==> trial 27 <==
==> flow/design.v (excerpt) <==
module top_coldstorage(
  input         clk,           
  input         rst_n,         
  output        led_fan,       
  output        led_hum,       
  input         sda_lcd_in,
  output        sda_lcd_oe,
  output        scl_lcd,
  input         rx,
  output        tx
);
clock: 3.18 ns
lec_check: 0
abc_area: 1
cap_margin: 40
core_aspect_ratio: 1.95
core_margin: 2
core_utilization: 72
cts_cluster_diameter: 391
cts_cluster_size: 95
place_density_lb_addon: 0.24
setup_slack_margin: 0.74
slew_margin: 20
run.sh (not shown) runs the stock make flow with config.mk's settings and CLKGATE_MAP_FILE=.
==> inputs of trial 95, as changes to trial 27 <==
- CAP_MARGIN: 40 -> 0
- CORE_ASPECT_RATIO: 1.95 -> unset
- CTS_CLUSTER_SIZE: 95 -> 13
- PLACE_DENSITY_LB_ADDON: 0.24 -> 0.14
- SETUP_SLACK_MARGIN: 0.74 -> 0.32
- TNS_END_PERCENT: unset -> 5
==> inputs of trial 51, as changes to trial 27 <==
- ABC_AREA: 1 -> unset
- CAP_MARGIN: 40 -> 20
- CORE_ASPECT_RATIO: 1.95 -> unset
- CORE_UTILIZATION: 72 -> 53
- CTS_CLUSTER_DIAMETER: 391 -> unset
- CTS_CLUSTER_SIZE: 95 -> unset
- PLACE_DENSITY_LB_ADDON: 0.24 -> unset
- SETUP_SLACK_MARGIN: 0.74 -> unset
==> flow/constraint.sdc (replaced) <==
create_clock -name core_clock -period 5.41 [get_ports {clk}]
set_input_delay 1.0820 -clock core_clock [delete_from_list [all_inputs] [get_ports {clk}]]
set_output_delay 1.0820 -clock core_clock [all_outputs]
set_load 0.01 [all_outputs]
==> inputs of trial 23, as changes to trial 27 <==
- CAP_MARGIN: 40 -> 10
- CORE_ASPECT_RATIO: 1.95 -> unset
- CTS_CLUSTER_DIAMETER: 391 -> unset
- CTS_CLUSTER_SIZE: 95 -> 74
- PLACE_DENSITY: unset -> 0.8
- PLACE_DENSITY_LB_ADDON: 0.24 -> unset
- SETUP_SLACK_MARGIN: 0.74 -> 2.12
==> flow/constraint.sdc (replaced) <==
create_clock -name core_clock -period 8.38 [get_ports {clk}]
set_input_delay 1.6760 -clock core_clock [delete_from_list [all_inputs] [get_ports {clk}]]
set_output_delay 1.6760 -clock core_clock [all_outputs]
set_load 0.01 [all_outputs]
==> flow_summary.toml <==
# implementation run metrics
[clock_tree]
cts-htree-levels = 2
cts_resized = 0
cts_setup_buffers = 0

[synth]
synthesis.instances = 2909
synth.most_common_cell = "nand2_1"
simple_gate_area_frac = 0.208
top_area_frac = 0.364
yosysUniqueCellTypes = 103

[grt]
grt_overflow = 0
grt_util_met1 = 0.367
grt.met3_usage = 0.0298

[run_status]
status = "complete, no violations"

[floorplan]
die_w_um = 231
core-area_sq_um = 51100
num_rows = 83
chipArea_sq_um = 53300

[place]
dp_slack_ns = 0.338
dpl_cell_area_sq_um = 27900
# the run above: trial 51

==> flow_summary.toml <==
# flow metrics
[run_status]
stop_stage = "5_1_grt"
status = "aborted with a tool error"
error = "[ERROR GRT-0232] Routing congestion too high. Check the congestion heatmap in the GUI."

[synth]
yosysUniqueCellTypes = 66
synthesis.instances = 3214
xor_share = 0.0223
synth.most_common_cell = "inv_1"
simple_gate_area_frac = 0.226
top_area_frac = 0.367

[clock_tree]
cts_resized = 268
cts-htree-levels = 1
cts_setup_buffers = 124

[floorplan]
core-area_sq_um = 37200
chipArea_sq_um = 39100

[place]
dp_slack_ns = -0.948
dpl_cell_area_sq_um = 29000
# the run above: trial 27

==> flow_summary.toml <==
# implementation run metrics
[run_status]
status = "complete, but fails checks"
check.faults = "setup timing"

[floorplan]
core-area_sq_um = 36800

[sta]
fin_ws_ns = -0.985
finalSetupViolations = 34

[synth]
top_area_frac = 0.367
synthesis.instances = 3214
yosysUniqueCellTypes = 66

[clock_tree]
cts_resized = 44
cts_setup_buffers = 2
# the run above: trial 95

==> flow_summary.toml <==
# implementation run metrics
[run_status]
status = "complete, no violations"

[place]
dp_slack_ns = 3.98

[synth]
simple_gate_area_frac = 0.226
synth.most_common_cell = "inv_1"
yosysUniqueCellTypes = 66

[grt]
grt_overflow = 0
grt.met3_usage = 0.0511
grt_util_met1 = 0.449

[floorplan]
die_w_um = 198
core-area_sq_um = 36800

[clock_tree]
cts-htree-levels = 2
# the run above: trial 23


========
==> inputs of violet <==
top_coldstorage again, from the RTL that the note above started with.
==> flow/design.v (excerpt) <==
module top_coldstorage(
  input         clk,           
  input         rst_n,         
  output        led_fan,       
  output        led_hum,       
  input         sda_lcd_in,
  output        sda_lcd_oe,
  output        scl_lcd,
  input         rx,
  output        tx
);
  wire clk_1MHz = clk;
  wire [127:0] lcd_row1, lcd_row2;
  wire lcd_en, lcd_done;
  wire [7:0] temperature, humidity;
  wire dht_en, dht_data_ready;
  wire [7:0] chr_cmd, chr_val0, chr_val1;
  wire rx_msg_done, en_tx, tx_msg_done;
  logic_controller logic_controller_inst(
    .clk(clk_1MHz),
    .rst_n(rst_n),
    .temperature(temperature),
    .humidity(humidity),
    .dht_en(dht_en),
    .dht_data_ready(dht_data_ready),
    .chr_cmd(chr_cmd),
    .chr_val0(chr_val0),
    .chr_val1(chr_val1),
    .en_tx(en_tx),
    .rx_msg_done(rx_msg_done),
    .tx_msg_done(tx_msg_done),
    .lcd_en(lcd_en),
    .lcd_done(lcd_done),
    .lcd_row1(lcd_row1),
  ...
make LEC_CHECK=0 CAP_MARGIN=20 CELL_PAD_IN_SITES_GLOBAL_PLACEMENT=1 CORE_ASPECT_RATIO=0.5 CORE_MARGIN=2 CORE_UTILIZATION=69 CTS_CLUSTER_DIAMETER=307 CTS_CLUSTER_SIZE=98 HOLD_SLACK_MARGIN=-0.09 PLACE_DENSITY=0.38 SLEW_MARGIN=20 TNS_END_PERCENT=15 finish   # period 10.0 ns
==> lagoon: changes against violet <==
Settings changed: CELL_PAD_IN_SITES_GLOBAL_PLACEMENT 1 to unset, CORE_ASPECT_RATIO 0.5 to unset, CORE_UTILIZATION 69 to 70, CTS_CLUSTER_DIAMETER 307 to unset, CTS_CLUSTER_SIZE 98 to unset, HOLD_SLACK_MARGIN -0.09 to unset, PLACE_DENSITY 0.38 to unset, TNS_END_PERCENT 15 to unset.
==> flow/constraint.sdc (replaced) <==
create_clock -name core_clock -period 6.72 [get_ports {clk}]
set_input_delay 1.3440 -clock core_clock [delete_from_list [all_inputs] [get_ports {clk}]]
set_output_delay 1.3440 -clock core_clock [all_outputs]
set_load 0.01 [all_outputs]
==> garnet: changes against violet <==
Settings changed: ABC_AREA set to 1, CORE_ASPECT_RATIO 0.5 to unset, CORE_MARGIN 2 to 9, CORE_UTILIZATION 69 to 40, CTS_CLUSTER_DIAMETER 307 to 190, CTS_CLUSTER_SIZE 98 to unset, GPL_TIMING_DRIVEN set to 0, HOLD_SLACK_MARGIN -0.09 to unset, PLACE_DENSITY 0.38 to unset, SLEW_MARGIN 20 to 5, TNS_END_PERCENT 15 to 65.
==> flow/constraint.sdc (replaced) <==
create_clock -name core_clock -period 3.25 [get_ports {clk}]
set_input_delay 0.6500 -clock core_clock [delete_from_list [all_inputs] [get_ports {clk}]]
set_output_delay 0.6500 -clock core_clock [all_outputs]
set_load 0.01 [all_outputs]
==> comparison <==
- violet did not get past global placement without I/O (3_1_place_gp_skip_io). lagoon completed with no timing, DRC or antenna violations. garnet finished with setup timing left.
- Of lagoon and garnet, garnet has the higher clock skew (gap 4.4 ps).
- Of lagoon and garnet, garnet has the higher non-clock buffer count (gap 124).
- In garnet the core utilization is lower than in lagoon, by 28 points.
- In synthesized area, violet and lagoon do not differ.
- Clock-buffer cell count: garnet is higher than lagoon (16).
- Between garnet and lagoon, the lower via count is in lagoon (gap 2.6%, measured against lagoon).
- Of garnet and lagoon, garnet has the higher cell area (gap about 9%, measured against lagoon).
- Total power: garnet is higher than lagoon (140%).

========
==> ember <==
Starting RTL as in the previous note.
export LEC_CHECK = 0
export ABC_AREA = 1
export CAP_MARGIN = 20
export CELL_PAD_IN_SITES_DETAIL_PLACEMENT = 1
export CORE_ASPECT_RATIO = 1.24
export CORE_MARGIN = 2
export CORE_UTILIZATION = 40
export PLACE_DENSITY_LB_ADDON = 0.02
export SETUP_SLACK_MARGIN = 1.47
export SLEW_MARGIN = 30
create_clock -name core_clock -period 10.0 [get_ports {clk}]
==> maple: changes against ember <==
- CELL_PAD_IN_SITES_DETAIL_PLACEMENT: 1 -> default
- CORE_ASPECT_RATIO: 1.24 -> default
- CORE_UTILIZATION: 40 -> 70
- CTS_CLUSTER_SIZE: default -> 74
- PLACE_DENSITY_LB_ADDON: 0.02 -> default
- SETUP_SLACK_MARGIN: 1.47 -> default
- SLEW_MARGIN: 30 -> 20
==> flow/constraint.sdc (replaced) <==
create_clock -name core_clock -period 6.38 [get_ports {clk}]
set_input_delay 1.2760 -clock core_clock [delete_from_list [all_inputs] [get_ports {clk}]]
set_output_delay 1.2760 -clock core_clock [all_outputs]
set_load 0.01 [all_outputs]
==> results <==
	maple	ember
Run status	finished clean	finished clean
Switching share of total power	27.20%	27.26%
Total core area	37840 um^2	67110 um^2
Least setup slack across all paths after layout	1918 ps	5620 ps
Sequential share of power	46.5%	45.6%
Non-clock buffer contribution to total cell area	0.7474%	0.8582%
Total power per unit cell area	277.7 nW/um^2	176.8 nW/um^2
Shortest clock period the worst path allows after layout	4462 ps	4380 ps
Cell count after placement	3696	4052
Total internal power	5.990 mW	3.882 mW
Gpl congestion	0.9835	0.9053
Total track usage	34.64%	22.01%
Number of cells traversed by the worst register-to-register path	27	16
FMAX	224.1 MHz	228.3 MHz
Final worst hold slack	393.8 ps	407.7 ps
Critical Path Start	dht11_reader_inst.temperature[6]	uart_string_inst.chr_val1[1]
Detailed-routing wirelength on met1	27.72 mm	32.24 mm
Core utilization before placement	71.34%	40.23%
Number of OpenROAD warnings	60	56
Slew of the pin with the lowest slew margin	1129 ps	886.9 ps
Die X-Extent	200.4 um	237.3 um
Chip area	40150 um^2	69600 um^2
Power is estimated from default activity; no workload was simulated.
